== wip/willow ==
// PPU
module PPU (
    input clk,
    input rst,
    input i_en,
    input [32-1:0] data_in,
    input [11:0] scaling_factor,
    output logic[6:0] data_out,
    output logic valid,
    output logic [31:0] data_in_out
);
export LEC_CHECK = 0
export CAP_MARGIN = 20
export CORE_MARGIN = 2
export CORE_UTILIZATION = 65
export CTS_CLUSTER_DIAMETER = 30
export MAX_ROUTING_LAYER = met4
export SLEW_MARGIN = 20
export TNS_END_PERCENT = 5
create_clock -name core_clock -period 98.5 [get_ports {clk}]
run.sh (not shown) runs the stock make flow with config.mk's settings and CLKGATE_MAP_FILE=.
wip/willow never completed, since it errored out during global routing.
Setup changes, wip/willow to wip/fjord
Settings: removing CTS_CLUSTER_DIAMETER (formerly 30); removing MAX_ROUTING_LAYER (formerly met4); removing TNS_END_PERCENT (formerly 5); changing CORE_UTILIZATION from 65 to 58; changing the clock period (ns, I/O delays scaled along) from 98.5 to 100.0.
==> results <==
Going from wip/willow to wip/fjord, the worst slack at placement was found to have gone down by 0.0091 ns. Overall die height: wip/fjord > wip/willow. The layout from wip/fjord, despite a flow that completed every stage, fails the layout checks, with the failing checks listed as negative setup slack. Diff wip/willow..wip/fjord | synthesized area per cell | unchanged. In wip/fjord, number of placement rows is higher than in wip/willow. Changes observed in wip/fjord relative to wip/willow: area fraction in compound gates essentially unchanged; core outline area rose 12%.
For wip/onyx, these inputs were changed with respect to wip/fjord:
Settings: CORE_UTILIZATION now 57, was 58; TNS_END_PERCENT now 5, previously not set; the clock period (ns, I/O delays scaled along) now 98.5, was 100.0.
Findings:
- wip/onyx: complete, dirty (negative setup slack)
- Summary — final cycle utilization of the critical path, wip/onyx relative to wip/fjord: higher, by 0.58 points.
- wip/onyx reports its end point of the critical path as data_out[0] while wip/fjord reports data_out[2].
- For sequential share of layout area, wip/fjord and wip/onyx come out practically identical.
- Taking wip/fjord as the reference point, the final setup TNS of wip/onyx falls by 3.92 ns.
Here is what was changed in the inputs of wip/delta compared with wip/onyx.
Settings: a change of CORE_UTILIZATION from 57 to 8; a deleted TNS_END_PERCENT that had been 5; a change of the clock period (ns, I/O delays scaled along) from 98.5 to 150.0.
==> comparison <==
Summary of wip/delta over wip/onyx: area growth from synthesis to final layout saw a decrease, total number of vias saw a decrease, count of plain and timing-repair buffers saw a decrease, total die size saw an increase.
Summary of wip/delta over wip/onyx: number of gates resized after cts shrank by 91, sequential share of layout area grew by 0.19 points, setup slack after layout grew by 17.92 ns, die span in x grew by 160%.
The higher combinational gate area came out of wip/onyx.
Of wip/onyx and wip/delta, just one finished clean: wip/delta.
Ran to the end and failed final checks on negative setup slack: wip/onyx.
Compared with wip/onyx, wip/delta shows post-CTS setup buffer count lower by 90.

========
Starting RTL as in the previous note.
clock: 147.0 ns
lec_check: 0
abc_area: 0
cap_margin: 0
core_margin: 2
core_utilization: 58
gpl_routability_driven: 1
min_routing_layer: met1
slew_margin: 40
==> next run, changes <==
==> flow/config.mk (replaced) <==
export PLATFORM = sky130hd
export DESIGN_NAME = PPU
export DESIGN_NICKNAME = PPU
export VERILOG_FILES = /design/flow/design.v
export SDC_FILE = /design/flow/constraint.sdc
export NUM_CORES = 4
export LEC_CHECK = 0
export CAP_MARGIN = 20
export CORE_MARGIN = 2
export CORE_UTILIZATION = 40
export SETUP_SLACK_MARGIN = 5.0
export SLEW_MARGIN = 20
==> flow/constraint.sdc (replaced) <==
create_clock -name core_clock -period 115.0 [get_ports {clk}]
set_input_delay 23.0000 -clock core_clock [delete_from_list [all_inputs] [get_ports {clk}]]
set_output_delay 23.0000 -clock core_clock [all_outputs]
set_load 0.01 [all_outputs]
=> Area after synthesis is unchanged. Final area increases by about a fifth. First-iteration DRC count rose by a few percent. Sequential share of layout area shrinks by 0.48 points. Via count rose by a few percent. Global-route usage went down by 10 points. Wire length came out higher by a few percent. Die size rises by well over a third. Worst setup slack degrades by 5.0 ns. Hold slack got worse by 6.7 ns. Cell count increases by roughly a tenth.
==> next run, changes <==
--- a/flow/config.mk
+++ b/flow/config.mk
@@ -10,3 +10,2 @@
 export CORE_UTILIZATION = 40
-export SETUP_SLACK_MARGIN = 5.0
 export SLEW_MARGIN = 20
==> flow/constraint.sdc (replaced) <==
create_clock -name core_clock -period 120.0 [get_ports {clk}]
set_input_delay 24.0000 -clock core_clock [delete_from_list [all_inputs] [get_ports {clk}]]
set_output_delay 24.0000 -clock core_clock [all_outputs]
set_load 0.01 [all_outputs]
Result: Synthesized cell count stays the same. Design area goes down by roughly a tenth. Utilization goes down by 4.9 points.
==> next run, changes <==
--- a/flow/config.mk
+++ b/flow/config.mk
@@ -8,4 +8,10 @@
 export CAP_MARGIN = 20
+export CELL_PAD_IN_SITES_GLOBAL_PLACEMENT = 2
 export CORE_MARGIN = 2
 export CORE_UTILIZATION = 40
+export CTS_CLUSTER_DIAMETER = 78
+export CTS_CLUSTER_SIZE = 21
+export GPL_TIMING_DRIVEN = 0
+export PLACE_DENSITY = 0.95
+export SETUP_SLACK_MARGIN = 1.19
 export SLEW_MARGIN = 20
What happened: Via count is higher by 2.8%; wire length is higher by 6.8%; die size does not change; count of clock-buffer cells in the layout is higher by 1; worst hold slack is worse by 0.0034 ns; worst setup slack is worse by 0.30 ns; first-iteration DRC count is higher by 9.2%; sequential share of layout area is lower by 0.22 points; non-clock buffer count is higher by 110.
==> next run, changes <==
==> flow/config.mk (replaced) <==
export PLATFORM = sky130hd
export DESIGN_NAME = PPU
export DESIGN_NICKNAME = PPU
export VERILOG_FILES = /design/flow/design.v
export SDC_FILE = /design/flow/constraint.sdc
export NUM_CORES = 4
export LEC_CHECK = 0
export CAP_MARGIN = 20
export CORE_MARGIN = 2
export CORE_UTILIZATION = 68
export SLEW_MARGIN = 5
Effect:
- The changed run completed with no timing, DRC or antenna violations
- worst hold slack improved by 0.0045 ns
- synthesized area stays the same
- global-route usage rose by 16 points
- cell count fell by roughly a tenth
